Setup of lane 1:
==> flow/design.v (excerpt) <==
module APB_TOP(
    input PCLK, PRESETn,
    input ST, WEN,
    input [8:0] APB_WADRS, APB_RADRS,
    input [7:0] APB_WDATA,
    output [7:0] APB_RDATA_OUT,
    output PSLVERR
);
clock: 2.26 ns
lec_check: 0
abc_area: 1
cap_margin: 5
core_margin: 2
core_utilization: 72
cts_cluster_size: 23
setup_slack_margin: 0.62
slew_margin: 40
run.sh (not shown) runs the stock make flow with config.mk's settings and CLKGATE_MAP_FILE=.
Lane 1 was carried through to the last stage, and its layout satisfied the timing, design-rule and antenna checks.
The inputs of lane 2 differ from those of lane 1 as listed below.
# lane 1
export LEC_CHECK = 0
export ABC_AREA = 1
export CAP_MARGIN = 5
export CORE_MARGIN = 2
export CORE_UTILIZATION = 72
export CTS_CLUSTER_SIZE = 23
export SETUP_SLACK_MARGIN = 0.62
export SLEW_MARGIN = 40
create_clock -name core_clock -period 2.26 [get_ports {PCLK}]
# lane 2
export LEC_CHECK = 0
export CAP_MARGIN = 20
export CORE_MARGIN = 2
export CORE_UTILIZATION = 40
export SETUP_SLACK_MARGIN = 1.0
export SLEW_MARGIN = 20
create_clock -name core_clock -period 2.47 [get_ports {PCLK}]
[summary]
Lane 2 -> stages 100% | layout checks FAIL | setup timing. Having completed the whole flow, lane 1 delivered a layout that passed the timing, design-rule and antenna checks. Compared with lane 1, mean instance size in the synthesized netlist in lane 2 increased by more than half. Looking at overall die height, lane 2 sits above lane 1. The relative slew slack of lane 2 falls short of that of lane 1 by 14 points. Looking at met2 demand-to-capacity share in global routing, lane 2 sits 28 points below lane 1. Non-clock buffer count ends up lower on lane 2. Lane 1 → lane 2: critical path depth now smaller, final total power now smaller. Critical path's slowest cell: sky130_fd_sc_hd__dfxtp_4 -> lane 1, sky130_fd_sc_hd__mux4_2 -> lane 2. The setup slack of lane 2 is smaller than that of lane 1.
What lane 3 does differently from lane 2 at the input level:
# lane 2
export LEC_CHECK = 0
export CAP_MARGIN = 20
export CORE_MARGIN = 2
export CORE_UTILIZATION = 40
export SETUP_SLACK_MARGIN = 1.0
export SLEW_MARGIN = 20
create_clock -name core_clock -period 2.47 [get_ports {PCLK}]
# lane 3
export LEC_CHECK = 0
export CAP_MARGIN = 5
export CELL_PAD_IN_SITES_DETAIL_PLACEMENT = 2
export CORE_MARGIN = 2
export CORE_UTILIZATION = 46
export GPL_ROUTABILITY_DRIVEN = 0
export MIN_ROUTING_LAYER = met2
export SETUP_SLACK_MARGIN = 1.0
export SLEW_MARGIN = 20
export TNS_END_PERCENT = 5
create_clock -name core_clock -period 2.7 [get_ports {PCLK}]
==> comparison <==
Status for lane 2 and lane 3: no clean run. To summarise lane 2: no stage aborted, but the layout did not pass its checks, failing on setup timing. Power consumption (higher): lane 2. Wire length of the first global-routing pass up 46% in lane 3 wrt lane 2. Measured against lane 3, the maximum frequency of lane 2 comes out at 1.2 times the reference value. Compared with lane 2, in lane 3 cell area up 0.95%; worst setup slack down 0.33 ns; vertical die dimension down 6.6%.
## Diff of input files: lane 4 against lane 3
# lane 3
export LEC_CHECK = 0
export CAP_MARGIN = 5
export CELL_PAD_IN_SITES_DETAIL_PLACEMENT = 2
export CORE_MARGIN = 2
export CORE_UTILIZATION = 46
export GPL_ROUTABILITY_DRIVEN = 0
export MIN_ROUTING_LAYER = met2
export SETUP_SLACK_MARGIN = 1.0
export SLEW_MARGIN = 20
export TNS_END_PERCENT = 5
create_clock -name core_clock -period 2.7 [get_ports {PCLK}]
# lane 4
export LEC_CHECK = 0
export ABC_AREA = 1
export CAP_MARGIN = 0
export CELL_PAD_IN_SITES_GLOBAL_PLACEMENT = 3
export CORE_ASPECT_RATIO = 0.66
export CORE_MARGIN = 5
export CORE_UTILIZATION = 40
export CTS_CLUSTER_SIZE = 71
export GPL_TIMING_DRIVEN = 0
export HOLD_SLACK_MARGIN = 0.03
export MAX_ROUTING_LAYER = met4
export MIN_ROUTING_LAYER = met2
export PLACE_DENSITY_LB_ADDON = 0.24
export SLEW_MARGIN = 40
export TNS_END_PERCENT = 80
create_clock -name core_clock -period 2.7 [get_ports {PCLK}]
### Flow results
- Status: lane 4 FAILED at global routing (5_1_grt) (tool error)
- Number of port buffers, lane 3 and lane 4: higher on lane 3
- Summary of lane 4 over lane 3: area after synthesis now larger, post-synthesis share of cell area spent on full adders, half adders and majority gates neither gained nor lost much, post-synthesis cell type count has decreased.
- In lane 4, the sequential cell area fraction in the yosys report came out 3.8 points below the value in lane 3.
- Lane 4: placeable core area higher than lane 3
- Between lane 3 and lane 4, gate count after technology mapping increased.
- When lane 4 is set beside lane 3, its area of the chip turns out to be about 27% larger.
- Lane 4 gives more share of synthesized cell area in and, or, nand and nor gates than lane 3 did.
- Dominant kind of combinational cell = multiplexers: lane 3; dominant kind of combinational cell = simple AND/OR/NAND/NOR gates: lane 4
- On lane 4: area of the synthesized netlist per yosys stat is 5.2% higher than what lane 3 gave.

========
Starting RTL as in the previous note.
==> flow/design.v (excerpt) <==
module APB_TOP(
    input PCLK, PRESETn,
    input ST, WEN,
    input [8:0] APB_WADRS, APB_RADRS,
    input [7:0] APB_WDATA,
    output [7:0] APB_RDATA_OUT,
    output PSLVERR
);
clock: 1.95 ns
lec_check: 0
abc_area: 1
cap_margin: 20
core_margin: 2
core_utilization: 70
slew_margin: 20
The first run produced a layout that fails on negative setup slack.
Change:
ABC_AREA = unset   (was 1)
CORE_UTILIZATION = 71   (was 70)
PLACE_DENSITY_LB_ADDON = 0.01   (was unset)
clock period = 2.22 ns   (was 1.95 ns; I/O delays follow)
After rerunning: The changed run finished but fails on negative setup slack; setup slack got worse by 0.077 ns; design area fell by a little under a tenth; total power fell by about a fifth; sequential cell count does not change; first-iteration DRC count fell by a quarter to a third; sequential power fell by roughly a tenth; clock power fell by a quarter to a third.
Change:
CORE_UTILIZATION = 72   (was 71)
CTS_CLUSTER_DIAMETER = 43   (was unset)
CTS_CLUSTER_SIZE = 27   (was unset)
HOLD_SLACK_MARGIN = -0.09   (was unset)
PLACE_DENSITY_LB_ADDON = unset   (was 0.01)
SETUP_SLACK_MARGIN = 0.55   (was unset)
clock period = 2.7 ns   (was 2.22 ns; I/O delays follow)
Outcome: The changed run completed with no timing, DRC or antenna violations; synthesized cell count does not change; maximum frequency drops by a few percent; clock skew climbs by 0.0051 ns; hold slack gets better by 0.070 ns; sequential cell count stays the same; final area drops slightly; non-clock buffer count drops by 25; total power drops by about a fifth; combinational power drops by a quarter to a third; register-to-register slack gets better by 0.36 ns; wire length drops by a few percent.
Change:
CORE_UTILIZATION = 13   (was 72)
CTS_CLUSTER_DIAMETER = unset   (was 43)
CTS_CLUSTER_SIZE = unset   (was 27)
HOLD_SLACK_MARGIN = unset   (was -0.09)
SETUP_SLACK_MARGIN = 1.0   (was 0.55)
clock period = 3.19 ns   (was 2.7 ns; I/O delays follow)
The changed run passed the timing, design-rule and antenna checks.
Global-route usage goes down by 29 points.
Fmax goes up by a few percent.
Final area goes up by a little under a tenth.
Routed wire length goes down by a few percent.
Non-clock buffer count goes down by 23.
Via count goes down by roughly a tenth.
Count of clock-buffer cells in the layout goes up by 22.
Critical path depth goes up by 1.
Hold slack loses 0.093 ns.
Final cell count goes up by well over a third.
First-iteration DRC count goes down by well over a third.
Change:
CORE_UTILIZATION = 70   (was 13)
CTS_CLUSTER_SIZE = 40   (was unset)
HOLD_SLACK_MARGIN = -0.1   (was unset)
SETUP_SLACK_MARGIN = 0.59   (was 1.0)
clock period = 2.07 ns   (was 3.19 ns; I/O delays follow)
Outcome: This time the run finished but failed the layout checks on negative setup slack; final area falls by 5.0%; clock skew falls by 0.0083 ns; sequential power rises by about 54%; global-route usage rises by 28 points; combinational power rises by 82%; synthesized area stays the same.
Change:
ABC_AREA = 1   (was unset)
CAP_MARGIN = 5   (was 20)
CORE_UTILIZATION = 72   (was 70)
CTS_CLUSTER_SIZE = 23   (was 40)
SETUP_SLACK_MARGIN = 0.62   (was 0.59)
clock period = 2.26 ns   (was 2.07 ns; I/O delays follow)
The new run completed with no timing, DRC or antenna violations.
Setup slack is better by 0.54 ns.
Total power goes down by 5.1%.
Final area goes up by 6.2%.
Die size goes up by 2.3%.
Global-route usage goes up by 2.4 points.
Non-clock buffer count goes up by 3.
Clock power goes down by 3.9%.
Synthesized area goes up by 5.2%.
Flip-flop count does not change.

========
== build 71 ==
Starting RTL as in the previous note.
// APB_TOP
module APB_TOP(
    input PCLK, PRESETn,
    input ST, WEN,
    input [8:0] APB_WADRS, APB_RADRS,
    input [7:0] APB_WDATA,
    output [7:0] APB_RDATA_OUT,
    output PSLVERR
);
    wire PSEL, PENABLE, PWRITE, PREADY;
    wire [8:0] PADDR;
    wire [7:0] PWDATA, PRDATA;
    APB_MASTER MASTER_INST (
        .PCLK(PCLK),
        .PRESETn(PRESETn),
        .PREADY(PREADY),
        .ST(ST),
        .WEN(WEN),
        .APB_WADRS(APB_WADRS),
        .APB_RADRS(APB_RADRS),
        .APB_WDATA(APB_WDATA),
        .PRDATA(PRDATA),
        .PSEL(PSEL),
        .PLSVERR(PSLVERR),
        .PENABLE(PENABLE),
        .PWRITE(PWRITE),
        .PADDR(PADDR),
        .PWDATA(PWDATA),
        .APB_RDATA_OUT(APB_RDATA_OUT)
    );
    APB_SLAVE SLAVE_INST (
        .PCLK(PCLK),
        .PRESETn(PRESETn),
        .PSEL(PSEL),
        .PENABLE(PENABLE),
        .PWRITE(PWRITE),
        .PADDR(PADDR[7:0]),  
        .PWDATA(PWDATA),
        .PRDATA(PRDATA),
        .PREADY(PREADY)
    );
endmodule
==> flow/config.mk <==
export PLATFORM = sky130hd
export DESIGN_NAME = APB_TOP
export DESIGN_NICKNAME = APB_TOP
export VERILOG_FILES = /design/flow/design.v
export SDC_FILE = /design/flow/constraint.sdc
export NUM_CORES = 4
export LEC_CHECK = 0
export CAP_MARGIN = 20
export CORE_MARGIN = 2
export CORE_UTILIZATION = 72
export CTS_CLUSTER_SIZE = 32
export GPL_ROUTABILITY_DRIVEN = 0
export PLACE_DENSITY_LB_ADDON = 0.0
export SETUP_SLACK_MARGIN = -0.1
export SLEW_MARGIN = 20
==> flow/constraint.sdc <==
create_clock -name core_clock -period 1.48 [get_ports {PCLK}]
set_input_delay 0.2960 -clock core_clock [delete_from_list [all_inputs] [get_ports {PCLK}]]
set_output_delay 0.2960 -clock core_clock [all_outputs]
set_load 0.01 [all_outputs]
Build 71 did not finish; the tool stopped in global routing with error ODB-0269.
For build 42, these inputs were changed with respect to build 71:
# build 71
export LEC_CHECK = 0
export CAP_MARGIN = 20
export CORE_MARGIN = 2
export CORE_UTILIZATION = 72
export CTS_CLUSTER_SIZE = 32
export GPL_ROUTABILITY_DRIVEN = 0
export PLACE_DENSITY_LB_ADDON = 0.0
export SETUP_SLACK_MARGIN = -0.1
export SLEW_MARGIN = 20
create_clock -name core_clock -period 1.48 [get_ports {PCLK}]
# build 42
export LEC_CHECK = 0
export CAP_MARGIN = 20
export CORE_ASPECT_RATIO = 1.57
export CORE_MARGIN = 2
export CORE_UTILIZATION = 72
export CTS_CLUSTER_SIZE = 32
export GPL_ROUTABILITY_DRIVEN = 0
export PLACE_DENSITY_LB_ADDON = 0.0
export SETUP_SLACK_MARGIN = 0.35
export SLEW_MARGIN = 20
create_clock -name core_clock -period 1.2 [get_ports {PCLK}]
==> comparison <==
Diff build 71 -> build 42 | post-detailed-placement half-perimeter wirelength | down slightly
Finished, but not clean: build 42, with setup timing.
Build 71 → build 42: die size now sits at about the same level; vertical die size now sits higher.
The following lists how build 14 was set up differently from build 42:
# build 42
export LEC_CHECK = 0
export CAP_MARGIN = 20
export CORE_ASPECT_RATIO = 1.57
export CORE_MARGIN = 2
export CORE_UTILIZATION = 72
export CTS_CLUSTER_SIZE = 32
export GPL_ROUTABILITY_DRIVEN = 0
export PLACE_DENSITY_LB_ADDON = 0.0
export SETUP_SLACK_MARGIN = 0.35
export SLEW_MARGIN = 20
create_clock -name core_clock -period 1.2 [get_ports {PCLK}]
# build 14
export LEC_CHECK = 0
export CAP_MARGIN = 20
export CORE_MARGIN = 2
export CORE_UTILIZATION = 72
export CTS_CLUSTER_SIZE = 32
export PLACE_DENSITY_LB_ADDON = 0.0
export SETUP_SLACK_MARGIN = 0.35
export SLEW_MARGIN = 20
create_clock -name core_clock -period 1.2 [get_ports {PCLK}]
Results
- The area reported by Yosys stat of build 42 and that of build 14 are within noise of each other.
- From build 42 to build 14 the numbers moved as follows: cell count after placement increased by 2.7% relative to the old numbers, worst slack at placement decreased by 0.0065 ns relative to the old numbers, number of buffers inserted to repair setup after CTS decreased by 24 relative to the old numbers, count of instances resized after the clock tree is built increased by about 32% relative to the old numbers.
- From build 42 to build 14 the numbers moved as follows: number of clock buffers inserted by TritonCTS picked up an extra 5; die outline area did not really move.
- Final HPWL from detailed placement for build 14 is lower than for build 42.
- Share of the core filled by cells before placement: build 14 > build 42
- Build 14: it failed during global routing, and the tool reported ODB-0269.
- NOTE core area build 42->build 14 decreased slightly
Power figures rest on the tool's default switching activity, not on a simulated workload.
